## design.v

```verilog
`timescale 1ns / 1ps
module magnitude_wrapper(
	input aclk,
	input aresetn,
	input s_i_data_valid,
	output reg s_o_data_ready,
	input [31:0] s_i_data,
	output reg m_o_data_valid,
	input m_i_data_ready,
	output reg [31:0] m_o_data
    );
	reg [31:0] o_data_temp;
	reg [15:0] data_real;
	reg [15:0] data_imag;
	reg start_calc;
	reg ack_calc;
	wire [15:0] in_real = s_i_data[15:0];
	wire [15:0] in_imag = s_i_data[31:16];
	always @ (posedge aclk)
		begin
			if (aresetn == 0) begin
				s_o_data_ready <= 1'b0;
				start_calc <= 1'b0;
			end
			if (ack_calc == 1'b1) begin
				start_calc <= 0;
			end
			if ( (s_i_data_valid == 1'b1) && (ack_calc == 0)) begin
				if (in_real[15] == 1'b1)
					data_real <= ~in_real + 16'd1;
				else
					data_real <= in_real;
				if (in_imag[15] == 1'b1)
					data_imag <= ~in_imag + 16'd1;
				else
					data_imag <= in_imag;
				s_o_data_ready <= 1;
				start_calc <= 1'b1;
			end
		end
	always @ (posedge aclk)
		begin
			if (aresetn == 0) begin
				ack_calc <= 0;
			end
			if (start_calc == 1'b1) begin
				ack_calc <= 1;
				o_data_temp <= data_real*data_real + data_imag*data_imag;
			end
			else begin
				ack_calc <= 0;
			end
		end
	always @ (posedge aclk)
		begin
			if (aresetn == 0) begin
				m_o_data_valid <= 1'b0;
			end
			if (m_i_data_ready == 1'b1) begin
				if (ack_calc == 0) begin
					m_o_data_valid <= 1'b0;
				end
				else begin
					m_o_data_valid <= 1'b1;
					m_o_data <= o_data_temp;
				end
			end
		end
endmodule
```

## config.mk

```make
export PLATFORM = sky130hd
export DESIGN_NAME = magnitude_wrapper
export DESIGN_NICKNAME = magnitude_wrapper
export VERILOG_FILES = /design/flow/design.v
export SDC_FILE = /design/flow/constraint.sdc
export NUM_CORES = 4
export LEC_CHECK = 0
export ABC_AREA = 1
export CAP_MARGIN = 20
export CORE_MARGIN = 2
export CORE_UTILIZATION = 72
export CTS_CLUSTER_DIAMETER = 354
export CTS_CLUSTER_SIZE = 72
export GPL_ROUTABILITY_DRIVEN = 0
export PLACE_DENSITY_LB_ADDON = 0.01
export SETUP_SLACK_MARGIN = -0.5
export SLEW_MARGIN = 20
```

## run.sh

```bash
#!/bin/bash
# the make line also repeats each setting of config.mk as NAME=value (left out here)
make -C /OpenROAD-flow-scripts/flow DESIGN_CONFIG=/design/flow/config.mk WORK_HOME=/design/flow/orfs CLKGATE_MAP_FILE= finish
```

## constraint.sdc

```tcl
create_clock -name core_clock -period 5.52 [get_ports {aclk}]
set_input_delay 1.1040 -clock core_clock [delete_from_list [all_inputs] [get_ports {aclk}]]
set_output_delay 1.1040 -clock core_clock [all_outputs]
set_load 0.01 [all_outputs]
```

==> summary.txt, run 1 <==
Observations from the implementation run.

Run status:
- The run finished, with violations left.
- The report lists the violated layout checks as setup timing.

Logic synthesis:
- The run gives the compound-cell area share of the yosys netlist as 1.39%.
- After Yosys synthesis, XOR and XNOR cells account for 2.33% of the synthesized area.
- The synthesis run shows the most used standard cells to be sky130_fd_sc_hd__inv_1, sky130_fd_sc_hd__nand2_1, sky130_fd_sc_hd__fa_1, sky130_fd_sc_hd__ha_1, sky130_fd_sc_hd__edfxtp_1.
- The run gives the fraction of synthesized area in multiplexers as 0%.
- The synthesized instance count is 2231.
- Sorting the Yosys area breakdown by cell type puts at the top sky130_fd_sc_hd__fa_1.
- Each instance of the synthesized netlist takes up on average approximately 8.8 um^2.
- The run gives the count of flip-flops with a built-in enable after synthesis as between 90 and 100.
- The run gives the leading register cell type out of synthesis as sky130_fd_sc_hd__edfxtp_1.
- The most common cell in the synthesized netlist is sky130_fd_sc_hd__inv_1.
- Of the combinational cells, the family taking the most area is adder cells.
- The run gives the simple-gate portion of the synthesized area as roughly 14%.
- The run puts the flip-flop and latch count after synthesis at ~100.
- The run puts the fraction of post-synthesis cell area in the top cell type by area at between 30% and 40%.
- The run gives the yosys stat chip area as 19600 um^2.
- The run gives the fraction of the yosys area taken by sequential cells as 15.2%.
- For this run, asynchronously set or reset flops after synthesis account for 0%.
- Counting the warning lines in the Yosys log gives 1.
- By area the synthesized netlist is led by sky130_fd_sc_hd__fa_1, sky130_fd_sc_hd__edfxtp_1, sky130_fd_sc_hd__inv_1.
- The run gives the netlist area before placement as between 15000 and 20000 um^2.
- The run puts the number of nets at floorplan at between 2000 and 3000.
- For this design, Yosys synthesis ends with a cell count of 2231.
- The run puts the distinct cell type count after synthesis at 34.
- Summing the areas of all fa, ha and maj instances in the mapped netlist gives between 50% and 60% of the synthesized area.

Clock network:
- The run puts the maximum level of the CTS H-tree at 3.
- In this run the clock root is driven by a sky130_fd_sc_hd__clkbuf_16.
- The run gives the CTS buffer count as 9.
- TritonCTS built the clock tree.
- The run gives the clock latency on the worst-skew pair as 0.37 ns.
- The run puts the largest buffer count on any clock path at 2.
- After clock tree synthesis, the flow added hold-fix buffers numbering 0.
- CTS saw 100 sinks.
- The run gives the clock transition at the register clock pins on the worst setup and hold paths after CTS as 0.09 ns.

Floorplanning:
- The run gives the floorplan die width as about 170 um.
- After floorplanning, the core was sized to cover 26800 um^2.
- The floorplan has roughly 60 rows.
- The run puts the floorplan die height at 169 um.
- The run puts the floorplan core density at 73.0%.
- The run puts the number of ports placed on the die boundary at 70.
- The run gives the chip area as about 28000 um^2.

Route:
- Per the post-route antenna check, the number of violating nets is 0.
- The run puts the number of search-and-repair iterations in the first detailed-routing pass at 7.
- Per the log, the first TritonRoute iteration ended with a DRC count of 1107.
- The run gives the average routed wire per standard cell as 17.5 um.
- Summing over every cut layer, the via total after detailed routing is 15500.
- The run puts the count of antenna diodes in the layout at 0.
- The run puts the total routed wirelength at 49800 um.
- The run gives the DRC violation count after routing as 0.
- The run gives the via-per-instance ratio as 5.44.

Critical path:
- The run gives the required time of the worst setup path as roughly 5.6 ns.
- Among all stages on the critical path, the largest delay is contributed by sky130_fd_sc_hd__fa_2.
- The report shows a maximum critical-path fanout of 13.
- The run gives the cell type with the highest occurrence count on the critical path as sky130_fd_sc_hd__fa_1.
- The run gives the terminus of the critical flop-to-flop path as o_data_temp[21]$_DFFE_PP_.
- The run puts the maximum cell stage delay along the critical path at roughly 0.63 ns.
- Listed in order, past its start point the critical path passes buf_4 -> buf_4 -> nand2_1 -> inv_1 -> fa_1 -> ha_1 -> o21bai_2 -> fa_1 -> inv_1 -> fa_1 -> inv_1 -> fa_1 -> fa_1 -> fa_1 -> fa_2 -> ha_4 -> nand2_8 -> inv_1 -> a21oi_2 -> nand2_1 -> nand3_1 -> nand3_1 -> nand2_1 -> nand2_1.
- The run gives the launching point of the worst reg2reg path as data_imag[1]$_DFFE_PP_.
- The number of cells on the worst reg-to-reg path is 24.
- STA classifies the critical path startpoint as a flip-flop.
- The run gives the flop-to-flop setup slack as -1.06 ns.
- The run gives the total number of cells along the worst setup path as 24.
- The run gives the cell family with the largest share of critical-path delay as adder cells.
- STA classifies the critical path endpoint as a flip-flop.
- In this run the worst setup path terminates at o_data_temp[21]$_DFFE_PP_.
- The run gives the worst path arrival time as 6.71 ns.
- The number of buffers and inverters on the critical path is 6.
- The run gives the first element of the critical path as data_imag[1]$_DFFE_PP_.
- The critical path is of the flip-flop to flip-flop type.

Run:
- The run puts the count of tool warnings at 38.
- The run puts the number of max-cap violations at 0.

STA:
- The run gives the worst slew slack as a fraction of its limit as 55.0%.
- The run puts the measured slew at the worst slew-check pin at around 0.67 ns.
- In the final report, the number of hold violations comes to 0.
- Setup repair after global routing could not meet its margin everywhere.
- Across the routed clock network, the largest skew measured is a little over 0.02 ns.
- Timing would allow up to 0.152 GHz.
- The run puts the number of max-slew violations in the final report at 0.
- The run gives the shortest period the worst path allows as 6.58 ns.
- The run puts the post-route fraction of the period consumed by the critical path at 119%.
- The run puts the final-report setup violation count at 25.
- Across all hold checks on the routed design, the worst slack comes to 0.384 ns.
- The final timing report gives a worst setup slack of -1.06 ns.
- The run puts the accumulated negative setup slack at -19.58 ns.

Placement:
- The run puts the number of cells after detailed placement at 2804.
- Setup slack on the worst path after placement came out at -0.918 ns.
- The run puts the total half-perimeter wirelength after legalization and detailed placement at 39800 um.
- The placement stage leaves a total instance area of roughly 22000 um^2.
- The count of buffers added on input and output ports is 69.

GRT:
- The run puts the initial antenna violation count at 0.
- The run gives the number of global-route vias before repair as between 15000 and 20000.
- The first global-routing pass estimated 78900 um of wire.
- Entering global routing, the biggest net connects 33 pins.
- The run puts the global routing usage summed across all routing layers at 35.7%.
- The run gives the total overflow reported by the global router as 0.

Worst hold path:
- The run gives the end of the worst hold path as ack_calc$_DFF_P_.
- The worst hold path begins at start_calc$_SDFFE_PP1P_.
- The run puts the cell depth of the worst min-delay path at 0.
- According to the hold report, the worst path is of the flip-flop to flip-flop type.

Layout:
- For this run, the post-layout net count is 3117.
- Cells fill 87.8% of the core in the end.
- After the flow finishes, the layout carries non-filler instances totaling 2848.
- The run gives the layout overhead on the synthesized area as 20.4%.
- The run gives the tally of filler cells in the layout as 1293.
- Once layout is done, the placed cells without fillers occupy 23500 um^2.
final cells by class:
type	count	area (um^2)	area share (%)
tap	341	427	1.81
multi-input combinational	1314	14200	60.4
clock inverter	7	91.3	0.388
clock buffer	9	225	0.957
timing repair buffer	321	2770	11.8
sequential	100	2970	12.6
inverter	756	2840	12.1
metal layers:
layer | share of wire [%] | routed length [um] | track usage, % | vias to the layer above
met4 | 7.8 | 3880 | 22.5 | 0
met3 | 6.3 | 3120 | 4.35 | 283
li1 | - | - | - | 6894
met5 | 0 | 0 | 0 | -
met2 | 53 | 26400 | 65.9 | 740
met1 | 33 | 16400 | 39.0 | 7579
what timing repair did:
item                                    4_1_cts  5_1_grt
setup buffers                                14       28
pin swaps                                    55       57
endpoints found under the setup margin       23       24
gates resized                                65       96
==> run 2: changes to the inputs <==
Settings changed: CORE_ASPECT_RATIO from default to 1.32, CORE_MARGIN 2 to 9, CORE_UTILIZATION 72 to 17, CTS_CLUSTER_DIAMETER 354 to 45, CTS_CLUSTER_SIZE 72 to 62, GPL_ROUTABILITY_DRIVEN 0 to 1, GPL_TIMING_DRIVEN from default to 1, MAX_ROUTING_LAYER from default to met4, MIN_ROUTING_LAYER from default to met1, PLACE_DENSITY_LB_ADDON 0.01 to default, SETUP_SLACK_MARGIN -0.5 to default, TNS_END_PERCENT from default to 70.
Clock period 5.52 ns to 11.2 ns, I/O delays scaled along.
==> run 2 against run 1 <==
Against the previous run:
- the run now finishes clean
- die area rose to 4.5 times the previous value
- hold slack got worse by 0.014 ns
- sequential share of layout area is 0.75 points higher
- routed wire length decreased by 6.5%
- via count fell by 14%
- sequential cell count unchanged
- largest cell class unchanged
==> summary.txt, run 2 <==
Observations from the implementation run.

Run status:
- The flow ran to the end and the layout has no timing, DRC or antenna violations.

Clock network:
- TritonCTS built the clock tree.
- The clock drives about 100 sinks.
- The run puts the count of buffers added by post-CTS timing repair for setup at 0.
- The run puts the number of hold buffers added after cts at 0.
- The run gives the root cell of the clock tree as sky130_fd_sc_hd__clkbuf_16.
- In this run the number of H-tree levels came out at 3.
- The run gives the largest buffer count on any clock path as 2.
- Clock tree synthesis inserted a total of 9 buffers.
- The run puts the clock transition at the register clock pins on the worst setup and hold paths after CTS at 0.08 ns.
- The run gives the number of instances resized during post-cts repair as 0.
- The run gives the clock latency on the worst-skew pair as 0.39 ns.

Critical path:
- The critical path in this run is classified as flip-flop to flip-flop.
- Counting both buffers and inverters, the worst setup path holds a total of 6.
- For reference, the critical path cell chain is nand2_1 -> fa_1 -> inv_1 -> fa_1 -> fa_1 -> inv_1 -> fa_1 -> inv_1 -> fa_1 -> fa_1 -> fa_1 -> inv_1 -> fa_1 -> inv_1 -> ha_1 -> nand2_2 -> inv_1 -> a21oi_1 -> nor2_1 -> nor2_1 -> nand3_1 -> nand2_1 -> nand2_1.
- The run gives the cell type with the highest occurrence count on the critical path as sky130_fd_sc_hd__fa_1.
- The run gives the highest-delay cell along the critical path as sky130_fd_sc_hd__edfxtp_1.
- The run gives the terminus of the critical flop-to-flop path as o_data_temp[24]$_DFFE_PP_.
- The run gives the flop-to-flop setup slack as 4.18 ns.
- The run gives the cell family with the largest share of critical-path delay as adder cells.
- The launch point of the critical path was reported as data_real[11]$_DFFE_PP_.
- The run gives the endpoint of the worst setup timing path as o_data_temp[24]$_DFFE_PP_.
- The run gives the highest fanout seen on the critical path as 16.
- The worst setup path is captured at a flip-flop.
- The worst setup path is launched from a flip-flop.
- The run gives the depth of the worst register-to-register path as 23.
- The run gives the required time of the worst setup path as 11.32 ns.
- The critical path crosses 23 cells after its start point.
- The run gives the worst path arrival time as about 7 ns.
- Per STA, the highest per-stage delay on the worst path measures 0.82 ns.
- The launch point of the worst register-to-register path is recorded as data_real[11]$_DFFE_PP_.

Route:
- The script logs the ratio of routed vias to standard cells as 3.54.
- The run puts the number of search-and-repair iterations in the first detailed-routing pass at 5.
- The run gives the DRC violation total after the first TritonRoute iteration as between 500 and 600.
- The detailed router placed 13300 vias in this run.
- The run puts the total routed wirelength at 46600 um.
- The run gives the count of antenna diodes in the layout as 0.
- The run puts the count of antenna-violating nets left after detailed routing at 0.
- The run gives the DRC violation count after routing as 0.
- The run gives the average routed wire per standard cell as 12.4 um.

Placement:
- The run puts the post-place setup slack at 4.21 ns.
- The run puts the total half-perimeter wirelength after legalization and detailed placement at approximately 41000 um.
- Per the gpl log, the routability congestion estimate is ~0.86.
- The run gives the number of port buffers as 69.

Logic synthesis:
- The run gives the fraction of synthesized cell area in xor and xnor cells as under 10%.
- The run gives the compound-cell area share of the yosys netlist as 1.39%.
- The synthesized netlist contains 34 unique library cells.
- The run gives the synthesized area divided by synthesized cell count as 8.77 um^2.
- For this run, the number of Yosys warnings is 1.
- The run puts the netlist area before placement at 19600 um^2.
- The run puts the fraction of the yosys area taken by sequential cells at 15.2%.
- Looking at area per cell type in the netlist, the leader is sky130_fd_sc_hd__fa_1.
- The run puts the number of instances in the synthesized netlist at 2231.
- The run gives the most numerous cell in the Yosys netlist as sky130_fd_sc_hd__inv_1.
- The run gives the area fraction in full adders, half adders and majority gates as 51.8%.
- The portion of synthesized area spent on multiplexers is 0%.
- The run gives the flip-flop and latch count after synthesis as 100.
- Per the synth stats, the flop cell with the highest instance count is sky130_fd_sc_hd__edfxtp_1.
- The share of synthesized area in the top cell type comes to 39.3%.
- The run gives the proportion of register bits with asynchronous set or reset after synthesis as 0%.
- The run gives the total cells reported by yosys after synthesis as 2231.
- In the synthesized netlist, the cells that appear most often are sky130_fd_sc_hd__inv_1, sky130_fd_sc_hd__nand2_1, sky130_fd_sc_hd__fa_1, sky130_fd_sc_hd__ha_1, sky130_fd_sc_hd__edfxtp_1.
- The synthesis run identifies the leading combinational cell family as adder cells.
- The run gives the count of flip-flops with a built-in enable after synthesis as 97.
- In this run, the synthesized area fraction spent on and/or/nand/nor cells is recorded as 13.6%.
- The run puts the number of nets at floorplan at 2846.
- By area the synthesized netlist is led by sky130_fd_sc_hd__fa_1, sky130_fd_sc_hd__edfxtp_1, sky130_fd_sc_hd__inv_1.
- The synthesized netlist has a Yosys-reported chip area of a little under 20000 um^2.

Worst hold path:
- Looking at the hold checks, the worst path lands on ack_calc$_DFF_P_.
- The run puts the cell depth of the worst min-delay path at 0.
- Per the hold report, the tightest min-delay path originates at start_calc$_SDFFE_PP1P_.
- The run gives the type of the most critical hold path as flip-flop to flip-flop.

STA:
- The run puts the number of max-slew violations in the final report at 0.
- The worst path meets setup with 4.18 ns of slack.
- Looking at the max-slew report, the worst-margin pin has a slew of 0.898 ns.
- The run puts the worst clock skew on the final layout at between 0.02 and 0.025 ns.
- The run puts the shortest period the worst path allows at 7.02 ns.
- The final timing report lists a hold violation count of 0.
- Setup repair after global routing left no endpoint under its margin.
- The run puts the final-report setup violation count at 0.
- The run puts the worst slew slack as a fraction of its limit at roughly 40%.
- The run puts the accumulated negative setup slack at 0 ns.
- The final critical path takes up ~63% of the cycle.
- The run gives the maximum operating frequency as 0.143 GHz.

Floorplanning:
- In this run the horizontal extent of the chip is 313 um.
- The run puts the floorplan die height at 408 um.
- The run gives the number of ports placed on the die boundary as 70.
- The run gives the core region area as 114000 um^2.
- The run gives the total number of placement rows as approximately 140.
- At the floorplan stage, the core utilization is reported as 17.2%.
- The run puts the chip area at 128000 um^2.

GRT:
- The run puts the largest net degree at the start of global routing at 33.
- The run gives the total overflow reported by the global router as 0.
- The run gives the global-route wire length before repair as 76600 um.
- The run puts the initial antenna violation count at 9.
- The run gives the global routing usage summed across all routing layers as 7.73%.
- The run gives the number of global-route vias before repair as 14900.

Run:
- The run gives the number of max-cap violations as 0.
- The run gives the count of tool warnings as 36.

Layout:
- The run gives the layout overhead on the synthesized area as 13.7%.
- Counting the fill cells in the layout gives about 13000.
- The run gives the net count reported at finish as 2868.
- The run puts the area taken by flip-flops and latches at 2970 um^2.
- The run puts the area occupied by multi-input gates at approximately 14000 um^2.
run 2: final cells by class:
cell class | count | share of cell area, %
well taps | 1512 | 8.51
inverters | 756 | 12.8
flip-flops and latches | 100 | 13.4
multi-input cells | 1314 | 60.8
clock inverters | 7 | 0.321
clock buffers | 9 | 1.01
repair buffers | 72 | 3.21
run 2: through the flow:
stage                     utilization, %  hold slack (ns)  instance area, um^2  instances
final                               19.5            0.370                22200       3770
after global routing                19.5            0.381                22200       3770
after CTS                           19.5            0.374                22200       3770
after detailed placement            19.3            0.362                21900       3754
after global placement              19.3            0.358                21900       3754
after floorplan                        -            0.400                19600       2231
run 2: per-layer routing:
| metal | vias to the layer above | global-route usage (%) | wire length, um |
|---|---|---|---|
| li1 | 6401 | - | - |
| met1 | 6658 | 7.71 | 16600 |
| met2 | 187 | 15.5 | 27600 |
| met3 | 86 | 0.633 | 786 |
| met4 | 0 | 2.55 | 1590 |
| met5 | - | - | 0 |
==> run 3: changes to the inputs <==
Settings changed: CORE_ASPECT_RATIO 1.32 to default, CORE_MARGIN 9 to 2, CORE_UTILIZATION 17 to 72, CTS_CLUSTER_DIAMETER 45 to 209, CTS_CLUSTER_SIZE 62 to 34, GPL_ROUTABILITY_DRIVEN 1 to default, GPL_TIMING_DRIVEN 1 to default, MAX_ROUTING_LAYER met4 to default, MIN_ROUTING_LAYER met1 to default, TNS_END_PERCENT 70 to default.
Clock period 11.2 ns to 4.62 ns, I/O delays scaled along.
==> run 3 against run 2 <==
Against the previous run:
- highest routed layer is now met5
- the layout now fails its checks (setup timing)
- critical path type unchanged
- non-clock buffer count increased by 331
- largest cell class unchanged
- routed wire length grew 64%
- first-iteration DRC count rose to 4.8 times the previous value
==> summary.txt, run 3 <==
Observations from the implementation run.

Floorplanning:
- After floorplanning, the core was divided into ~60 placement rows.
- The run gives the floorplan core density as 73.0%.
- According to the floorplan report, the placeable core area is 26800 um^2.
- The run puts the floorplan die height at 169 um.
- The die is 169 um wide.
- The run puts the number of ports placed on the die boundary at 70.
- The run puts the chip area at 28500 um^2.

Placement:
- The post-placement cell area is 22800 um^2.
- The run gives the total half-perimeter wirelength after legalization and detailed placement as 43000 um.
- RePlAce ended its routability-driven mode at a weighted congestion of 0.923.
- Setup slack on the worst path after placement came out at -1.95 ns.
- The run puts the number of port buffers at roughly 70.

STA:
- On the final layout, the worst clock skew is 0.0131 ns.
- The run gives the final-report setup violation count as 27.
- Setup slack on the critical path of the routed design comes to -2.51 ns.
- The run puts the accumulated negative setup slack at -54.37 ns.
- The run puts the measured slew at the worst slew-check pin at around 1.1 ns.
- For this run, the top clock speed supported by timing is 0.140 GHz.
- The run gives the worst slew slack as a fraction of its limit as between 20% and 30%.
- Setup repair after global routing could not meet its margin everywhere.
- The run puts the final-report hold violation count at 0.
- The run gives the shortest period the worst path allows as slightly above 7 ns.
- The final timing summary puts the cycle share of the worst path at 154%.
- The run puts the worst hold slack after final layout at 0.383 ns.
- The run gives the number of max-slew violations in the final report as 0.

Layout:
- The finished design was reported to have a net count of between 3000 and 4000.
- The finished cells cover 25100 um^2.
- The run puts the layout overhead on the synthesized area at 28.2%.

Critical path:
- The worst setup path is of the flip-flop to flip-flop kind.
- The run puts the count of buffer and inverter cells on the critical path at 9.
- In this run the number of cells on the critical path is 27.
- The run gives the highest-delay cell along the critical path as sky130_fd_sc_hd__fa_1.
- The critical path ends at o_data_temp[20]$_DFFE_PP_.
- The run puts the maximum cell stage delay along the critical path at 0.78 ns.
- According to the timing report, the data required time at the worst endpoint equals about 4.8 ns.
- The run gives the terminus of the critical flop-to-flop path as o_data_temp[20]$_DFFE_PP_.
- The run gives the worst path arrival time as 7.27 ns.
- For the worst flop-to-flop path, the logic depth is 27.
- The cell family contributing the most delay on the critical path is adder cells.
- STA classifies the critical path endpoint as a flip-flop.
- The run gives the highest fanout seen on the critical path as 4.
- The run gives the critical path launch point type as a flip-flop.
- The run gives the launching point of the worst reg2reg path as data_imag[11]$_DFFE_PP_.
- The timing report gives the worst reg2reg path a setup slack of -2.51 ns.
- In this run the worst setup path begins at data_imag[11]$_DFFE_PP_.

Route:
- Signal nets in the final route climb as high as met5.
- The run puts the DRC violation total after the first TritonRoute iteration at 2666.
- After detailed routing, the wire length on met1 is about 21000 um.
- The run puts the length of routed met2 wiring at about 35000 um.
- The run puts the total routed wirelength at 76600 um.
- The run gives the number of search-and-repair iterations in the first detailed-routing pass as 12.
- The run gives the via-per-instance ratio as between 6 and 7.
- The run gives the count of antenna-violating nets left after detailed routing as 0.
- The run puts the DRC violation count after routing at 0.
- The run gives the length of routed met3 wiring as 9940 um.
- Across all layers, the routed design uses 18600 vias.
- The run gives the average routed wire per standard cell as 26.1 um.

Logic synthesis:
- The run gives the total number of yosys warnings as 1.
- The run gives the number of nets at floorplan as ~2800.
- In the synthesized netlist the dominant register cell turns out to be sky130_fd_sc_hd__edfxtp_1.
- The run gives the area fraction in full adders, half adders and majority gates as 51.8%.
- Among all cell types in the netlist, the one instantiated most often is sky130_fd_sc_hd__inv_1.
- The biggest area contributor in the post-synthesis netlist is sky130_fd_sc_hd__fa_1.
- The run gives the number of instances in the synthesized netlist as 2231.
- Sorting the synthesized cells by area gives the leading types as sky130_fd_sc_hd__fa_1, sky130_fd_sc_hd__edfxtp_1, sky130_fd_sc_hd__inv_1.
- The run gives the distinct cell type count after synthesis as 34.
- The run gives the flip-flop and latch count after synthesis as about 100.
- Of the total synthesized cell area, the portion taken by XOR and XNOR cells is roughly 2.3%.
- The run gives the count of flip-flops with a built-in enable after synthesis as 97.
- Summing the sequential cell areas from Yosys gives 15.2% of the chip area.
- The run gives the simple-gate portion of the synthesized area as 13.6%.
- The run gives the proportion of register bits with asynchronous set or reset after synthesis as 0%.
- The run puts the synthesized area divided by synthesized cell count at 8.77 um^2.
- Post-synthesis, Yosys gives the total cell area as 19600 um^2.
- After synthesis, the share of cell area in mux cells is 0%.
- The run puts the netlist area before placement at 19600 um^2.
- The synthesis run shows the most used standard cells to be sky130_fd_sc_hd__inv_1, sky130_fd_sc_hd__nand2_1, sky130_fd_sc_hd__fa_1, sky130_fd_sc_hd__ha_1, sky130_fd_sc_hd__edfxtp_1.
- In this run the biggest area consumer among cell types represents 39.3% of the synthesized area.
- By area, the combinational part of the netlist is dominated by adder cells.
- The run gives the compound-cell area share of the yosys netlist as 1.39%.
- The run gives the total cells reported by yosys after synthesis as around 2200.

Clock network:
- The run gives the clock tree from TritonCTS as done.
- The run puts the CTS buffer count at 9.
- The run puts the clock sink count at 100.
- The run gives the maximum level of the CTS H-tree as 3.
- Per the CTS log, the root buffer master is sky130_fd_sc_hd__clkbuf_16.
- The number of hold buffers added after CTS was 0.
- The clock reaches the later pin of the worst-skew pair after 0.38 ns.
- The run puts the clock transition at the register clock pins on the worst setup and hold paths after CTS at roughly 0.090 ns.
- The run gives the largest buffer count on any clock path as 2.

Worst hold path:
- The min-delay analysis places its worst path in the category flip-flop to flip-flop.
- The run gives the launch point of the worst hold path as start_calc$_SDFFE_PP1P_.
- The run puts the cell depth of the worst min-delay path at 0.
- The run gives the end of the worst hold path as ack_calc$_DFF_P_.

GRT:
- The run puts the global-route wire length before repair at 95000 um.
- The initial antenna violation count is 7.
- The run puts the global routing usage summed across all routing layers at about 45%.
- The run gives the number of global-route vias before repair as 19300.
- The run gives the largest net degree at the start of global routing as 33.
- The run gives the total overflow reported by the global router as 0.

Run:
- The run puts the number of max-cap violations at 0.
- The run puts the count of tool warnings at ~41.

Run status:
- The layout checks failed on setup timing.
- The flow ran to the end, but the layout failed its checks.
run 3: routing by layer:
layer	track usage [%]	vias to the layer above
met5	0	-
met4	42.6	14
met3	11.7	959
met2	76.8	1912
met1	43.0	8635
li1	-	7057
run 3: area by class of cell:
class                   instances  area (um^2)
multi-input cells            1314        14900
repair buffers                403         3540
flip-flops and latches        100         2970
inverters                     756         2860
fillers                       821         1740
well taps                     341          427
clock buffers                   9          225
clock inverters                 7         86.3
diodes                          2         5.00
run 3: through the flow:
| stage | util, % | std cells |
|---|---|---|
| finish | 93.5 | 2932 |
| global route | 93.5 | 2930 |
| CTS | 90.3 | 2898 |
| detailed placement | 85.0 | 2836 |
| global placement | 85.0 | 2835 |
| floorplan | - | 2231 |
run 3: timing repair:
action                     CTS  global route
buffers inserted            46            34
pin swaps                  131           142
setup endpoints to repair   27            27
resized                    221           178
==> run 4: changes to the inputs <==
Settings changed: ABC_AREA 1 to default, CTS_CLUSTER_DIAMETER 209 to 375, PLACE_DENSITY_LB_ADDON from default to 0.02, SETUP_SLACK_MARGIN from default to 1.8.
Clock period 4.62 ns to 6.18 ns, I/O delays scaled along.
==> run 4 against run 3 <==
Against the previous run:
- still fails the layout checks on setup timing
- clock-buffer cell count stayed put
- highest routed layer unchanged
- sequential cell count is the same
- critical path depth shrank 4
- non-clock buffer count is 28 lower
==> summary.txt, run 4 <==
Observations from the implementation run.

Logic synthesis:
- The main area contributors are sky130_fd_sc_hd__fa_1, sky130_fd_sc_hd__edfxtp_1, sky130_fd_sc_hd__ha_1.
- The run puts the fraction of synthesized cell area in xor and xnor cells at 3.07%.
- The run puts the fraction of the yosys area taken by sequential cells at 16.0%.
- Summing the areas of all fa, ha and maj instances in the mapped netlist gives ~55% of the synthesized area.
- In the synthesized netlist, the dominant kind of combinational cell is adder cells.
- The run gives the flip-flop and latch count after synthesis as 100.
- The run puts the total cells reported by yosys after synthesis at approximately 1800.
- The run gives the number of instances in the synthesized netlist as 1791.
- The top cell type by area accounts for 41.5% of the synthesized area.
- The run puts the yosys stat chip area at 18500 um^2.
- The run gives the most numerous cell in the Yosys netlist as sky130_fd_sc_hd__inv_1.
- Counting flops with an async set or reset pin after synthesis yields a share of 0%.
- For this run, the number of Yosys warnings is 1.
- After synthesis, the most frequently instantiated cells are sky130_fd_sc_hd__inv_1, sky130_fd_sc_hd__fa_1, sky130_fd_sc_hd__ha_1, sky130_fd_sc_hd__nand2_1, sky130_fd_sc_hd__and2_1.
- In this run, the synthesized area fraction spent on AND-OR/OR-AND gates is recorded as 4.60%.
- Per the synthesis report, the dominant area consumer among library cells is sky130_fd_sc_hd__fa_1.
- The run puts the fraction of synthesized area in multiplexers at 0.175%.
- After Yosys synthesis, and, or, nand and nor cells account for 9.97% of the synthesized area.
- The run puts the number of nets at floorplan at roughly 2400.
- The run puts the netlist area before placement at between 15000 and 20000 um^2.
- Counting flops with a built-in enable in the synthesized netlist gives 97.
- The run puts the distinct cell type count after synthesis at slightly below 60.
- Post-synth the commonest register cell is sky130_fd_sc_hd__edfxtp_1.
- For reference, the post-synthesis area per instance comes to 10.4 um^2.

Floorplanning:
- The run puts the number of ports placed on the die boundary at 70.
- The run puts the core region area at roughly 25000 um^2.
- The run gives the floorplan die width as between 150 and 200 um.
- The run puts the floorplan die height at 164 um.
- For this configuration, the core starts out at a cell density of 73.4%.
- The run puts the total number of placement rows at around 58.
- The run puts the chip area at around 27000 um^2.

Critical path:
- The run gives the endpoint of the worst setup timing path as o_data_temp[30]$_DFFE_PP_.
- For the worst setup path, the data arrival time is just under 8 ns.
- The run gives the launching point of the worst reg2reg path as data_real[10]$_DFFE_PP_.
- Setup slack on the worst reg-to-reg path comes out at -1.65 ns.
- In this design, the largest share of critical-path delay is due to adder cells.
- The run gives the first element of the critical path as data_real[10]$_DFFE_PP_.
- The run gives the cell type with the highest occurrence count on the critical path as sky130_fd_sc_hd__fa_1.
- Per STA, the worst path is made up of buf_6 -> and2_1 -> ha_4 -> xnor2_4 -> fa_1 -> fa_1 -> inv_1 -> fa_1 -> inv_1 -> fa_1 -> fa_1 -> fa_1 -> inv_1 -> fa_1 -> inv_1 -> ha_1 -> buf_4 -> nand3_1 -> o2111ai_1 -> nand2_1 -> a21o_1 -> and4_4 -> a311o_1.
- The report shows a maximum critical-path fanout of 6.
- The run puts the count of buffer and inverter cells on the critical path at 6.
- The worst setup path is captured at a flip-flop.
- The setup path with the least slack is of type flip-flop to flip-flop.
- The worst setup path is launched from a flip-flop.
- The run gives the maximum cell stage delay along the critical path as 0.65 ns.
- The run gives the terminus of the critical flop-to-flop path as o_data_temp[30]$_DFFE_PP_.
- The run puts the required time of the worst setup path at between 6 and 7 ns.
- The run gives the total number of cells along the worst setup path as 23.
- The run puts the depth of the worst register-to-register path at 23.
- The timing report shows that the slowest cell on the worst path is sky130_fd_sc_hd__fa_1.

Placement:
- Per the gpl log, the routability congestion estimate is approximately 0.91.
- The run puts the total half-perimeter wirelength after legalization and detailed placement at 37300 um.
- Once placement finished, the instance area stood at roughly 22000 um^2.
- The run gives the post-place setup slack as -1.03 ns.
- The run gives the number of port buffers as 69.
- In this run, placement finished with an instance count of 2386.

Run status:
- The run finished, with violations left.
- The layout checks failed on setup timing.

Clock network:
- The run puts the CTS buffer count at 9.
- In this run the number of H-tree levels came out at 3.
- The tree is rooted in a sky130_fd_sc_hd__clkbuf_16.
- The clock reaches the later pin of the worst-skew pair after ~0.39 ns.
- The run gives the clock tree from TritonCTS as done.
- For this design, the CTS-stage hold fixing added 0 buffers.
- The run gives the largest buffer count on any clock path as 2.
- The run gives the clock sink count as 100.
- The run puts the clock transition at the register clock pins on the worst setup and hold paths after CTS at 0.09 ns.

STA:
- The run puts the worst slew slack as a fraction of its limit at 18.0%.
- The run gives the shortest period the worst path allows as 7.83 ns.
- The run puts the measured slew at the worst slew-check pin at 1.23 ns.
- The run puts the worst-case setup margin in the final layout at -1.65 ns.
- The run puts the post-route fraction of the period consumed by the critical path at 127%.
- Setup repair after global routing could not meet its margin everywhere.
- The run puts the final-report hold violation count at 0.
- The run puts the worst clock skew on the final layout at 0.0272 ns.
- The final report lists the setup-violating endpoint count as 23.
- The final timing report lists a max-slew violation count of 0.
- The run puts the maximum operating frequency at 0.128 GHz.

Worst hold path:
- The run gives the launch point of the worst hold path as start_calc$_SDFFE_PP1P_.
- STA shows the worst min-delay path finishing at ack_calc$_DFF_P_.
- STA reports the tightest min-delay check as being of type flip-flop to flip-flop.
- The run gives the cell depth of the worst min-delay path as 0.

Layout:
- The run gives the net count reported at finish as 2745.
- The run puts the layout overhead on the synthesized area at 26.0%.
- After routing the design area is 23400 um^2.
- The run gives the non-filler instance count after layout as 2470.

Route:
- The run puts the total routed wirelength at roughly 67000 um.
- For this run, the detailed router reports a per-instance via density of 6.43.
- The run puts the number of vias after detailed routing at 15900.
- The run gives the count of antenna-violating nets left after detailed routing as 0.
- The run puts the DRC violation total after the first TritonRoute iteration at 2074.
- The pre-antenna-repair detailed-routing pass consisted of 9 iterations.
- The script parses the final routing iteration and logs DRC violations as 0.
- Dividing the detail-routed wire length by the instance count gives 27.1 um.

GRT:
- The run gives the global routing usage summed across all routing layers as ~43%.
- The run gives the initial antenna violation count as 4.
- The run puts the global-route wire length before repair at ~87000 um.
- The run gives the largest net degree at the start of global routing as 34.
- The run puts the total overflow reported by the global router at 0.
- The number of global-route vias before repair is 17300.

Run:
- The run gives the count of tool warnings as 39.
- The run gives the number of max-cap violations as 0.
run 4: metrics by stage:
stage | util (%) | hold WS [ns] | TNS (ns)
final | 92.5 | 0.387 | -23.91
after CTS | 90.2 | 0.383 | -11.46
after global placement | 85.2 | 0.358 | -11.39
after floorplan | - | 0.400 | -4.41
after global routing | 92.5 | 0.396 | -27.11
after detailed placement | 85.2 | 0.373 | -13.67
run 4: cell type report:
class                   instances  area [um^2]
clock inverters                 7         92.6
diodes                          5         12.5
inverters                     515         1930
repair buffers                375         3210
well taps                     330          413
flip-flops and latches        100         2970
clock buffers                   9          225
fillers                       844         1880
multi-input cells            1129        14500
run 4: metal layers:
| metal | GRT usage [%] | routed length, um | vias to the layer above | share of wire [%] |
|---|---|---|---|---|
| li1 | - | - | 6053 | - |
| met1 | 43.8 | 19400 | 7645 | 29 |
| met2 | 76.5 | 31400 | 1445 | 47 |
| met3 | 8.41 | 7760 | 731 | 12 |
| met4 | 33.8 | 8190 | 4 | 12 |
| met5 | 0 | 103 | - | 0.15 |
run 4: what timing repair did:
action,in CTS,in global routing
pin swaps,82,83
hold endpoints to repair,0,0
resized,132,107
setup endpoints to repair,27,27
buffers inserted,53,10
==> run 5: changes to the inputs <==
Settings changed: CAP_MARGIN 20 to 35, CELL_PAD_IN_SITES_DETAIL_PLACEMENT from default to 2, CORE_MARGIN 2 to 6, CORE_UTILIZATION 72 to 42, CTS_CLUSTER_DIAMETER 375 to default, CTS_CLUSTER_SIZE 34 to 66, GPL_ROUTABILITY_DRIVEN from default to 0, GPL_TIMING_DRIVEN from default to 0, MIN_ROUTING_LAYER from default to met2, PLACE_DENSITY_LB_ADDON 0.02 to default, SETUP_SLACK_MARGIN 1.8 to -0.36.
Clock period 6.18 ns to 6.66 ns, I/O delays scaled along.
==> run 5 against run 4 <==
Against the previous run:
- the run now fails in global routing (5_1_grt)
- synthesized area did not move
- die area is 82% higher
- synthesized cell count unchanged
==> summary.txt, run 5 <==
Notes from the flow run.

Run status:
- The run stopped with a tool error.
- The stage where the run came to a stop is global routing (5_1_grt).
- The first error in the log reads "[ERROR GRT-0232] Routing congestion too high. Check the congestion heatmap in the GUI".

Logic synthesis:
- The run puts the simple-gate portion of the synthesized area at 9.97%.
- The synthesis report lists the Yosys warning total as 1.
- Counting instances in the post-synthesis netlist gives the leading cell types as sky130_fd_sc_hd__inv_1, sky130_fd_sc_hd__fa_1, sky130_fd_sc_hd__ha_1, sky130_fd_sc_hd__nand2_1, sky130_fd_sc_hd__and2_1.
- The run gives the flip-flop and latch count after synthesis as 100.
- The cell-mix breakdown from Yosys lists the adder-cell area share as 54.6%.
- The run gives the netlist area before placement as 18500 um^2.
- The run gives the proportion of register bits with asynchronous set or reset after synthesis as 0%.
- Of the post-synthesis cell area, the dominant cell type holds about 41%.
- After synthesis, the cell types taking the most area are sky130_fd_sc_hd__fa_1, sky130_fd_sc_hd__edfxtp_1, sky130_fd_sc_hd__ha_1.
- The run gives the dominant kind of combinational cell as adder cells.
- The run puts the total cells reported by yosys after synthesis at 1791.
- The run puts the fraction of synthesized cell area in xor and xnor cells at about 3%.
- The run gives the number of instances in the synthesized netlist as 1791.
- The commonest register cell is sky130_fd_sc_hd__edfxtp_1.
- The run puts the distinct cell type count after synthesis at 59.
- The share of the Yosys chip area taken by registers is 16.0%.
- The cell type that accounts for the most area after synthesis is sky130_fd_sc_hd__fa_1.
- The run puts the compound-cell area share of the yosys netlist at under 10%.
- Synthesis produced a netlist with a net count of 2406.
- The run gives the count of flip-flops with a built-in enable after synthesis as between 90 and 100.
- After synthesis, the chip area reported by Yosys is 18500 um^2.
- The run puts the fraction of synthesized area in multiplexers at less than 1%.
- The most frequently used library cell after synthesis is sky130_fd_sc_hd__inv_1.
- The run puts the synthesized area divided by synthesized cell count at 10.4 um^2.

Placement:
- The run puts the total half-perimeter wirelength after legalization and detailed placement at between 60000 and 70000 um.
- Timing analysis after detailed placement gives a worst setup slack of -2.36 ns.
- The run puts the number of cells after detailed placement at 2447.
- The run puts the number of port buffers at 69.

Floorplanning:
- The run gives the core region area as between 40000 and 50000 um^2.
- In this run the count of I/O pins placed on the die edge is 70.
- The run gives the chip area as 49300 um^2.
- The run gives the floorplan die width as 222 um.
- The run puts the floorplan core density at 42.9%.
- The run gives the total number of placement rows as ~76.
- The run gives the floorplan die height as 222 um.

Clock network:
- The run gives the maximum level of the CTS H-tree as 3.
- Clock tree synthesis inserted a total of 9 buffers.
- The run gives the largest buffer count on any clock path as 2.
- The run puts the clock sink count at approximately 100.
- The tree is rooted in a sky130_fd_sc_hd__clkbuf_16.

GRT:
- For this run, the total global-route usage over all layers was measured as 76.9%.
- The run gives the total overflow reported by the global router as 69.
[run 5: timing repair]
action	in CTS
cloned	0
hold buffers	0
buffers inserted	87
resized	204
setup endpoints to repair	23
pin swaps	39
[run 5: per-stage QoR]
step	hold WS, ns	utilization (%)	cell area [um^2]
2_1_floorplan	0.400	-	18500
3_3_place_gp	0.402	46.1	20000
3_5_place_dp	0.407	46.2	20000
4_1_cts	0.423	50.1	21700
[run 5: metal layers]
| layer | GRT overflow | global-route usage [%] |
|---|---|---|
| met5 | 1 | 41.4 |
| met4 | 41 | 68.3 |
| met3 | 10 | 81.1 |
| met2 | 17 | 81.5 |
| met1 | - | - |
==> run 6: changes to the inputs <==
Settings changed: ABC_AREA from default to 1, CAP_MARGIN 35 to 20, CELL_PAD_IN_SITES_DETAIL_PLACEMENT 2 to default, CORE_ASPECT_RATIO from default to 1.36, CORE_MARGIN 6 to 2, CORE_UTILIZATION 42 to 72, CTS_CLUSTER_SIZE 66 to 99, GPL_ROUTABILITY_DRIVEN 0 to default, GPL_TIMING_DRIVEN 0 to default, MIN_ROUTING_LAYER met2 to default, SETUP_SLACK_MARGIN -0.36 to -0.45, TNS_END_PERCENT from default to 15.
Clock period 6.66 ns to 4.54 ns, I/O delays scaled along.
==> run 6 against run 5 <==
Against the previous run:
- the run again fails in global routing (5_1_grt)
- synthesized area grew 5.5%
- synthesized cell count grew 25%
- die area shrank 42%
==> summary.txt, run 6 <==
Notes from the flow run.

Run status:
- The run stopped with a tool error.
- The run gives the stage where the run ended as global routing (5_1_grt).
- The tool reported: "[ERROR GRT-0232] Routing congestion too high. Check the congestion heatmap in the GUI".

Logic synthesis:
- Summed over all instances, the cell type with the most area after synthesis is sky130_fd_sc_hd__fa_1.
- After technology mapping, the gate count stands at approximately 2200.
- Among all flip-flop cells after synthesis, the most frequent one is sky130_fd_sc_hd__edfxtp_1.
- The run puts the synthesized area divided by synthesized cell count at 8.77 um^2.
- The run gives the distinct cell type count after synthesis as 34.
- The run puts the yosys stat chip area at just under 20000 um^2.
- The run gives the simple-gate portion of the synthesized area as 13.6%.
- The main area contributors are sky130_fd_sc_hd__fa_1, sky130_fd_sc_hd__edfxtp_1, sky130_fd_sc_hd__inv_1.
- By count the netlist is led by sky130_fd_sc_hd__inv_1, sky130_fd_sc_hd__nand2_1, sky130_fd_sc_hd__fa_1, sky130_fd_sc_hd__ha_1, sky130_fd_sc_hd__edfxtp_1.
- Measured against the total synthesized area, the mux share comes to 0%.
- Summing the areas of all fa, ha and maj instances in the mapped netlist gives 51.8% of the synthesized area.
- The run puts the count of flip-flops with a built-in enable after synthesis at 97.
- The cell-mix breakdown from Yosys lists the compound-gate area share as 1.39%.
- For reference, XOR and XNOR gates occupy 2.33% of the area reported after synthesis.
- The run puts the total cells reported by yosys after synthesis at approximately 2200.
- The cell area that synthesis handed to floorplanning was 19600 um^2.
- The run gives the total number of yosys warnings as 1.
- The run puts the fraction of post-synthesis cell area in the top cell type by area at 39.3%.
- After synthesis, the share of flip-flops with an asynchronous set or reset is 0%.
- The most common cell in the synthesized netlist is sky130_fd_sc_hd__inv_1.
- Of the combinational cells, the family taking the most area is adder cells.
- The run puts the flip-flop and latch count after synthesis at 100.
- The run puts the number of nets at floorplan at 2846.
- The run puts the fraction of the yosys area taken by sequential cells at 15.2%.

Placement:
- The buffer_ports step reported a buffer count of roughly 70.
- The run gives the total half-perimeter wirelength after legalization and detailed placement as 47200 um.
- The run puts the post-place setup slack at -2.06 ns.
- The run puts the final RePlAce weighted congestion at approximately 0.99.

GRT:
- The run puts the total overflow reported by the global router at 7.
- Summed over all routing layers, the global router reports a total usage of 62.7%.

Floorplanning:
- The run gives the number of ports placed on the die boundary as approximately 70.
- The run gives the chip area as roughly 29000 um^2.
- The floorplan step records an initial core utilization of 73.0%.
- The die is 145 um wide.
- The run puts the floorplan die height at just under 200 um.
- The run gives the total number of placement rows as 70.
- After floorplanning, the core was sized to cover 26800 um^2.

Clock network:
- The run gives the largest buffer count on any clock path as 2.
- Clock tree synthesis selected as its root buffer the cell sky130_fd_sc_hd__clkbuf_16.
- The run gives the CTS buffer count as 9.
- The run gives the clock sink count as 100.
- Per the CTS log, the maximum H-tree level is 3.
-- run 6: routing by layer --
metal,overflow,global-route usage (%)
met3,0,40.0
met2,2,87.5
met1,0,58.2
met4,5,67.2
met5,0,13.8
-- run 6: through the flow --
stage	util [%]	TNS (ns)	instances	area, um^2
floorplan	-	-33.34	2231	20100
global placement	84.6	-43.50	2860	22700
detailed placement	84.6	-47.09	2860	22700
CTS	88.1	-43.98	2909	23600
-- run 6: repair_timing --
item	4_1_cts
resized	93
buffers inserted	36
hold buffers	0
pin swaps	68
setup endpoints to repair	27
==> run 7: changes to the inputs <==
Settings changed: ABC_AREA 1 to default, CORE_ASPECT_RATIO 1.36 to 1.32, CORE_MARGIN 2 to 9, CORE_UTILIZATION 72 to 17, CTS_CLUSTER_DIAMETER from default to 97, CTS_CLUSTER_SIZE 99 to 35, GPL_ROUTABILITY_DRIVEN from default to 0, GPL_TIMING_DRIVEN from default to 1, MAX_ROUTING_LAYER from default to met4, MIN_ROUTING_LAYER from default to met2, SETUP_SLACK_MARGIN -0.45 to default, TNS_END_PERCENT 15 to 5.
Clock period 4.54 ns to 11.2 ns, I/O delays scaled along.
==> run 7 against run 6 <==
Against the previous run:
- the run now finishes clean
- synthesized cell count fell by 20%
- synthesized area decreased by 5.2%
- die area went up to 4.3 times the previous value
==> summary.txt, run 7 <==
Observations from the implementation run.

Logic synthesis:
- The run puts the fraction of synthesized area in multiplexers at 0.175%.
- The run puts the area fraction in full adders, half adders and majority gates at 54.6%.
- The commonest register cell is sky130_fd_sc_hd__edfxtp_1.
- The run gives the netlist area before placement as 18500 um^2.
- According to the Yosys statistics, the synthesized design has a chip area of ~19000 um^2.
- The run gives the number of nets at floorplan as 2406.
- The run puts the fraction of post-synthesis cell area in the top cell type by area at 41.5%.
- The run gives the fraction of synthesized cell area in xor and xnor cells as between 3 and 4%.
- Sorting the synthesized cells by how often they occur yields sky130_fd_sc_hd__inv_1, sky130_fd_sc_hd__fa_1, sky130_fd_sc_hd__ha_1, sky130_fd_sc_hd__nand2_1, sky130_fd_sc_hd__and2_1.
- The run gives the most numerous cell in the Yosys netlist as sky130_fd_sc_hd__inv_1.
- The run puts the fraction of the yosys area taken by sequential cells at 16.0%.
- The run puts the distinct cell type count after synthesis at between 50 and 60.
- Synthesis handed over a netlist of 1791 instances.
- The run puts the total number of yosys warnings at 1.
- Sorting the Yosys area breakdown by cell type puts at the top sky130_fd_sc_hd__fa_1.
- The run gives the simple-gate portion of the synthesized area as 9.97%.
- The run gives the flip-flop and latch count after synthesis as about 100.
- The run gives the synthesized area divided by synthesized cell count as 10.4 um^2.
- The synthesis run identifies the leading combinational cell family as adder cells.
- The run puts the proportion of register bits with asynchronous set or reset after synthesis at 0%.
- The run puts the compound-cell area share of the yosys netlist at 4.60%.
- The run gives the total cells reported by yosys after synthesis as 1791.
- By area the synthesized netlist is led by sky130_fd_sc_hd__fa_1, sky130_fd_sc_hd__edfxtp_1, sky130_fd_sc_hd__ha_1.
- In this run, synthesis inferred 97 flip-flops with an integrated enable.

Layout:
- The run gives the area taken by flip-flops and latches as 2970 um^2.
- The run puts the core occupancy in the finished layout at between 10% and 20%.
- The run puts the tally of filler cells in the layout at around 12000.
- The run gives the final cell area excluding filler cells as 21200 um^2.
- The finished design was reported to have a net count of roughly 2400.
- The run gives the layout overhead on the synthesized area as 14.4%.
- The run puts the area occupied by multi-input gates at 13400 um^2.

Placement:
- After detailed placement, the total cell area comes to roughly 21000 um^2.
- The count of buffers added on input and output ports is 69.
- Detailed placement finished with a half-perimeter wire length of about 38000 um.

STA:
- The run gives the worst slew slack as a fraction of its limit as 37.1%.
- The run gives the number of max-slew violations in the final report as 0.
- The run puts the final-report setup violation count at 0.
- At the pin with the least slew margin, the transition time is between 0.9 and 1 ns.
- The final layout reports a setup TNS of 0 ns.
- The run gives the final-report hold violation count as 0.
- The run gives the post-route fraction of the period consumed by the critical path as about three quarters.
- For this run, the top clock speed supported by timing is 0.122 GHz.
- The run puts the shortest period the worst path allows at 8.20 ns.
- Setup repair after global routing left no endpoint under its margin.
- Across the routed clock network, the largest skew measured is 0.0220 ns.

Critical path:
- In this run the critical path is formed by and2_1 -> inv_1 -> fa_1 -> fa_1 -> inv_1 -> fa_1 -> inv_1 -> fa_1 -> inv_1 -> fa_1 -> fa_1 -> fa_1 -> fa_1 -> ha_1 -> and4_4 -> a31oi_1 -> nor2b_1 -> o41ai_1 -> a31oi_1 -> o21ai_0 -> a211oi_1.
- Per the timing report, the most critical flop-to-flop path originates at data_real[4]$_DFFE_PP_.
- The run gives the endpoint of the worst setup timing path as o_data_temp[31]$_DFFE_PP_.
- The run gives the highest-delay cell along the critical path as sky130_fd_sc_hd__edfxtp_1.
- The run puts the count of buffer and inverter cells on the critical path at 4.
- The run gives the total number of cells along the worst setup path as 21.
- The run puts the flop-to-flop setup slack at 3.00 ns.
- The run puts the required time of the worst setup path at 11.33 ns.
- In the setup report, the worst path falls into the class flip-flop to flip-flop.
- The run gives the cell type with the highest occurrence count on the critical path as sky130_fd_sc_hd__fa_1.
- According to the timing report, the critical path is launched from data_real[4]$_DFFE_PP_.
- The worst setup path is launched from a flip-flop.
- The run puts the maximum cell stage delay along the critical path at 0.93 ns.
- For the worst reg-to-reg path, the endpoint reported by OpenROAD is o_data_temp[31]$_DFFE_PP_.
- The run gives the worst path arrival time as 8.33 ns.
- The run gives the highest fanout seen on the critical path as 22.
- The run gives the type of element capturing the critical path as a flip-flop.
- The run gives the depth of the worst register-to-register path as 21.
- The cell family contributing the most delay on the critical path is adder cells.

Floorplanning:
- The run gives the floorplan die width as slightly above 300 um.
- The run puts the number of ports placed on the die boundary at 70.
- Row generation in the floorplan step produced 138 rows.
- The run gives the floorplan core density as between 10% and 20%.
- The run puts the core region area at ~110000 um^2.
- The die is 397 um tall.
- The floorplan step defined a die boundary enclosing 121000 um^2.

GRT:
- The initial antenna violation count came to 7.
- The run puts the global-route wire length before repair at around 75000 um.
- Across every metal layer, demand over resource in global routing totals 12.5%.
- The run gives the largest net degree at the start of global routing as 33.
- The run gives the number of global-route vias before repair as 19100.
- The run gives the total overflow reported by the global router as 0.

Run status:
- The run finished with no timing, DRC or antenna violations.

Run:
- The run gives the number of max-cap violations as 0.
- The run gives the count of tool warnings as 36.

Worst hold path:
- Per the hold report, the tightest min-delay path originates at start_calc$_SDFFE_PP1P_.
- The run gives the cell depth of the worst min-delay path as 0.
- STA shows the worst min-delay path finishing at ack_calc$_DFF_P_.
- The most critical min-delay path falls under flip-flop to flip-flop.

Route:
- The count of nets left with antenna violations once routing finished came out at 0.
- The routed layout has 15900 vias.
- The first detailed-routing pass ran for 7 iterations.
- The run puts the DRC violation total after the first TritonRoute iteration at 2343.
- The run puts the DRC violation count after routing at 0.
- The run puts the total routed wirelength at between 40000 and 50000 um.
- The run gives the average routed wire per standard cell as 14.3 um.
- The run puts the via-per-instance ratio at just under 5.

Clock network:
- The clock passes through at most 2 buffers.
- The run puts the clock sink count at 100.
- Buffers inserted to repair hold after CTS numbered 0.
- The run gives the clock transition at the register clock pins on the worst setup and hold paths after CTS as 0.08 ns.
- The H-tree generated during clock tree synthesis spans 3 levels.
- The run puts the number of instances resized during post-cts repair at 0.
- TritonCTS built the clock tree.
- The run puts the CTS buffer count at 9.
- The run puts the clock latency on the worst-skew pair at 0.40 ns.
- The run gives the count of buffers added by post-CTS timing repair for setup as 0.
- The run gives the root cell of the clock tree as sky130_fd_sc_hd__clkbuf_16.
## run 7: final cells by class
| cell class | instances | share of cell area, % |
|---|---|---|
| diodes | 44 | 0.519 |
| clock buffers | 10 | 1.08 |
| clock inverters | 6 | 0.348 |
| inverters | 515 | 9.11 |
| multi-input cells | 1129 | 63.3 |
| flip-flops and latches | 100 | 14.0 |
| well taps | 1400 | 8.25 |
| repair buffers | 72 | 3.36 |
## run 7: stage by stage
step	instances	worst slack (ns)	hold slack [ns]
final	3276	3.00	0.372
after global routing	3263	2.59	0.387
after CTS	3232	3.30	0.374
after detailed placement	3216	3.36	0.363
after global placement	3216	3.38	0.361
after floorplan	1791	4.16	0.400
## run 7: per-layer routing
metal | part of all wire, % | GRT usage, % | up-vias
li1 | - | - | 5459
met1 | 0 | - | 6252
met2 | 57 | 15.6 | 3832
met3 | 36 | 15.2 | 352
met4 | 6.8 | 1.63 | 0
met5 | 0 | - | -
==> run 8: changes to the inputs <==
Settings changed: ABC_AREA from default to 1, CORE_ASPECT_RATIO 1.32 to default, CORE_MARGIN 9 to 2, CORE_UTILIZATION 17 to 72, CTS_CLUSTER_DIAMETER 97 to 206, CTS_CLUSTER_SIZE 35 to 31, GPL_ROUTABILITY_DRIVEN 0 to default, GPL_TIMING_DRIVEN 1 to default, MAX_ROUTING_LAYER met4 to default, MIN_ROUTING_LAYER met2 to default, TNS_END_PERCENT 5 to default.
Clock period 11.2 ns to 4.6 ns, I/O delays scaled along.
==> run 8 against run 7 <==
Against the previous run:
- synthesized area rose by 5.5%
- synthesized cell count rose by 25%
- die area fell by 77%
- the flow now stops in global routing (5_1_grt)
==> summary.txt, run 8 <==
Notes from the flow run.

Run status:
- The flow did not finish.
- It got as far as global routing (5_1_grt) and failed there.
- The tool reported: "[ERROR GRT-0232] Routing congestion too high. Check the congestion heatmap in the GUI".

Floorplanning:
- The run puts the floorplan core density at 73.0%.
- The run gives the core region area as 26800 um^2.
- From bottom edge to top edge, the die measures around 170 um.
- The run gives the floorplan die width as 169 um.
- The run gives the chip area as 28500 um^2.
- The run gives the total number of placement rows as around 60.
- The run puts the number of ports placed on the die boundary at about 70.

Logic synthesis:
- The run puts the distinct cell type count after synthesis at 34.
- The chip area line in the Yosys stat output reads 19600 um^2.
- Per the synthesis report, the XOR/XNOR share of the synthesized area is 2.33%.
- The warning tally printed by Yosys for this design is 1.
- The run puts the number of nets at floorplan at 2846.
- The run puts the fraction of post-synthesis cell area in the top cell type by area at 39.3%.
- The run gives the flip-flop and latch count after synthesis as 100.
- The post-synth count of flops with an enable pin is 97.
- Dividing the synthesized area by the synthesized cell count gives around 8.8 um^2.
- The run puts the proportion of register bits with asynchronous set or reset after synthesis at 0%.
- The run puts the compound-cell area share of the yosys netlist at 1.39%.
- After synthesis, the share of cell area in mux cells is 0%.
- The most frequently used library cell after synthesis is sky130_fd_sc_hd__inv_1.
- Summing the sequential cell areas from Yosys gives 15.2% of the chip area.
- The run gives the largest area contributor in the synthesized netlist as sky130_fd_sc_hd__fa_1.
- The run puts the simple-gate portion of the synthesized area at between 10 and 15%.
- The run gives the number of instances in the synthesized netlist as 2231.
- For this run, the leading register cell type out of synthesis is sky130_fd_sc_hd__edfxtp_1.
- The run puts the netlist area before placement at 19600 um^2.
- The synthesis run identifies the leading combinational cell family as adder cells.
- The synth_stat.txt file lists the number of cells as 2231.
- The synthesis report lists the most area-consuming cells as sky130_fd_sc_hd__fa_1, sky130_fd_sc_hd__edfxtp_1, sky130_fd_sc_hd__inv_1.
- After synthesis, the most frequently instantiated cells are sky130_fd_sc_hd__inv_1, sky130_fd_sc_hd__nand2_1, sky130_fd_sc_hd__fa_1, sky130_fd_sc_hd__ha_1, sky130_fd_sc_hd__edfxtp_1.
- Of the total synthesized cell area, the portion taken by full adders, half adders and majority gates is slightly above 50%.

Clock network:
- The H-tree was split into 3 levels.
- For this design, the sink count on the clock tree is around 100.
- Buffers inserted to repair hold after CTS numbered 0.
- The tree is rooted in a sky130_fd_sc_hd__clkbuf_16.
- The run gives the largest buffer count on any clock path as 2.
- The run gives the CTS buffer count as 9.

Placement:
- After its last routability iteration, the placer logged a weighted congestion of 0.942.
- The run gives the total half-perimeter wirelength after legalization and detailed placement as 42200 um.
- The run puts the post-place setup slack at -1.95 ns.
- The run puts the number of port buffers at 69.
- The run gives the number of cells after detailed placement as 2842.

GRT:
- Per the GRT congestion report, total overflow comes to 4.
- The run puts the global routing usage summed across all routing layers at 63.9%.
run 8: repair_timing:
item | in CTS
endpoints found under the setup margin | 27
buffers inserted | 43
gates resized | 201
pin swaps | 126
hold endpoints to repair | 0
run 8: routing by layer:
layer | GRT overflow | track usage [%]
met3 | 0 | 39.5
met4 | 3 | 66.8
met1 | 0 | 62.2
met5 | 0 | 10.1
met2 | 1 | 88.3
run 8: stage by stage:
stage	area (um^2)	setup TNS (ns)
2_1_floorplan	20300	-31.19
3_3_place_gp	22800	-42.49
3_5_place_dp	22800	-45.30
4_1_cts	24200	-42.16
==> run 9: changes to the inputs <==
Settings changed: CTS_CLUSTER_DIAMETER 206 to 229, SETUP_SLACK_MARGIN from default to -0.45.
Clock period 4.6 ns to 4.68 ns, I/O delays scaled along.
==> run 9 against run 8 <==
Against the previous run:
- the layout now fails its checks (setup timing)
- die area did not move
- synthesized area did not move
- synthesized cell count did not move
==> summary.txt, run 9 <==
Observations from the implementation run.

GRT:
- The first global-routing pass estimated 95300 um of wire.
- The run puts the largest net degree at the start of global routing at 33.
- The run puts the total overflow reported by the global router at 0.
- The number of global-route vias before repair is roughly 19000.

Layout:
- The run puts the final cell area excluding filler cells at 24500 um^2.

Critical path:
- In this run the worst path has a maximum fanout of 6.
- In this design, the critical path's most frequently occurring cell is sky130_fd_sc_hd__fa_1.
- STA lists the endpoint of the worst register-to-register path as o_data_temp[16]$_DFFE_PP_.
- OpenSTA lists the critical path endpoint as o_data_temp[16]$_DFFE_PP_.
- The run puts the flop-to-flop setup slack at -2.52 ns.
- The run puts the required time of the worst setup path at 4.80 ns.
- The run gives the critical path launch point type as a flip-flop.
- The run gives the type of element capturing the critical path as a flip-flop.
- The launch point of the worst register-to-register path is recorded as data_imag[8]$_DFFE_PP_.
- The slowest stage of the critical path belongs to the cell sky130_fd_sc_hd__fa_1.
- The run gives the maximum cell stage delay along the critical path as 0.77 ns.
- The run puts the depth of the worst register-to-register path at 25.

STA:
- Setup repair after global routing could not meet its margin everywhere.
- After layout, the worst setup slack is -2.52 ns.
- The run gives the shortest period the worst path allows as 7.20 ns.
- The run puts the final-report hold violation count at 0.
- At the pin with the least slew margin, the transition time is roughly 1.1 ns.
- The final timing report counts setup violations totalling 27.
- The run gives the worst slew slack as a fraction of its limit as 28.1%.

Route:
- The run gives the count of antenna-violating nets left after detailed routing as 0.
- The run gives the DRC violation total after the first TritonRoute iteration as 2185.
- The run puts the average routed wire per standard cell at between 20 and 25 um.
- The run gives the DRC violation count after routing as 0.

Worst hold path:
- Looking at hold timing, the worst path starts from start_calc$_SDFFE_PP1P_.
- Hold analysis lists the worst path endpoint as ack_calc$_DFF_P_.
- The run gives the cell depth of the worst min-delay path as 0.
- The min-delay analysis places its worst path in the category flip-flop to flip-flop.

Logic synthesis:
- The run gives the fraction of post-synthesis cell area in the top cell type by area as 39.3%.
- In the synthesized netlist, the cells that appear most often are sky130_fd_sc_hd__inv_1, sky130_fd_sc_hd__nand2_1, sky130_fd_sc_hd__fa_1, sky130_fd_sc_hd__ha_1, sky130_fd_sc_hd__edfxtp_1.
- The run puts the count of flip-flops with a built-in enable after synthesis at 97.
- Summing the areas of all compound-gate instances in the mapped netlist gives 1.39% of the synthesized area.
- Ranked by total cell area, the synthesized netlist is headed by sky130_fd_sc_hd__fa_1, sky130_fd_sc_hd__edfxtp_1, sky130_fd_sc_hd__inv_1.
- The run gives the most numerous cell in the Yosys netlist as sky130_fd_sc_hd__inv_1.
- The run puts the total cells reported by yosys after synthesis at 2231.
- In the synthesized netlist the dominant register cell turns out to be sky130_fd_sc_hd__edfxtp_1.
- The synthesis report gives the async set-or-reset register share as 0%.
- Per the synthesis report, the dominant area consumer among library cells is sky130_fd_sc_hd__fa_1.
- The run puts the fraction of synthesized cell area in xor and xnor cells at 2.33%.

Run status:
- The run finished, with violations left.
- The reasons given for failing layout checks are setup timing.

Floorplanning:
- The run gives the floorplan core density as 73.0%.
- The run puts the number of ports placed on the die boundary at 70.
- The chip occupies around 28000 um^2.
- The run puts the core region area at 26800 um^2.
- The run gives the floorplan die width as 169 um.

Clock network:
- Counting along the longest clock path gives a buffer depth of 2.
- CTS placed an instance of sky130_fd_sc_hd__clkbuf_16 at the clock tree root.
- The run puts the CTS buffer count at 9.
- The run gives the clock sink count as 100.

Run:
- The run puts the count of tool warnings at slightly above 40.

Placement:
- The run gives the final RePlAce weighted congestion as 0.940.
- The run gives the total half-perimeter wirelength after legalization and detailed placement as about 43000 um.
- The run gives the number of port buffers as 69.
[run 9: area by class of cell]
type / instances / area (um^2)
multi-input cells: 1314 / 14600
repair buffers: 401 / 3420
flip-flops and latches: 100 / 2970
inverters: 756 / 2850
fillers: 1016 / 2270
well taps: 341 / 427
clock buffers: 9 / 225
clock inverters: 7 / 86.3
diodes: 2 / 5.00
[run 9: per-stage QoR]
step	instances	utilization (%)	hold slack (ns)
4_1_cts	2900	89.4	0.373
3_5_place_dp	2845	85.0	0.362
5_1_grt	2928	91.5	0.378
6_report	2930	91.5	0.382
2_1_floorplan	2231	-	0.400
3_3_place_gp	2845	85.0	0.358
[run 9: timing repair]
item | in CTS | in global routing
pin swaps | 102 | 99
gates resized | 154 | 106
endpoints found under the setup margin | 26 | 26
endpoints found under the hold margin | 0 | 0
buffers inserted | 41 | 30
cloned | 0 | 1
[run 9: layer usage]
metal,vias to the layer above,track usage (%),part of all wire (%)
li1,7058,-,-
met1,8402,45.0,28
met2,1558,77.1,46
met3,775,12.0,13
met4,2,36.6,13
met5,-,0,0.052
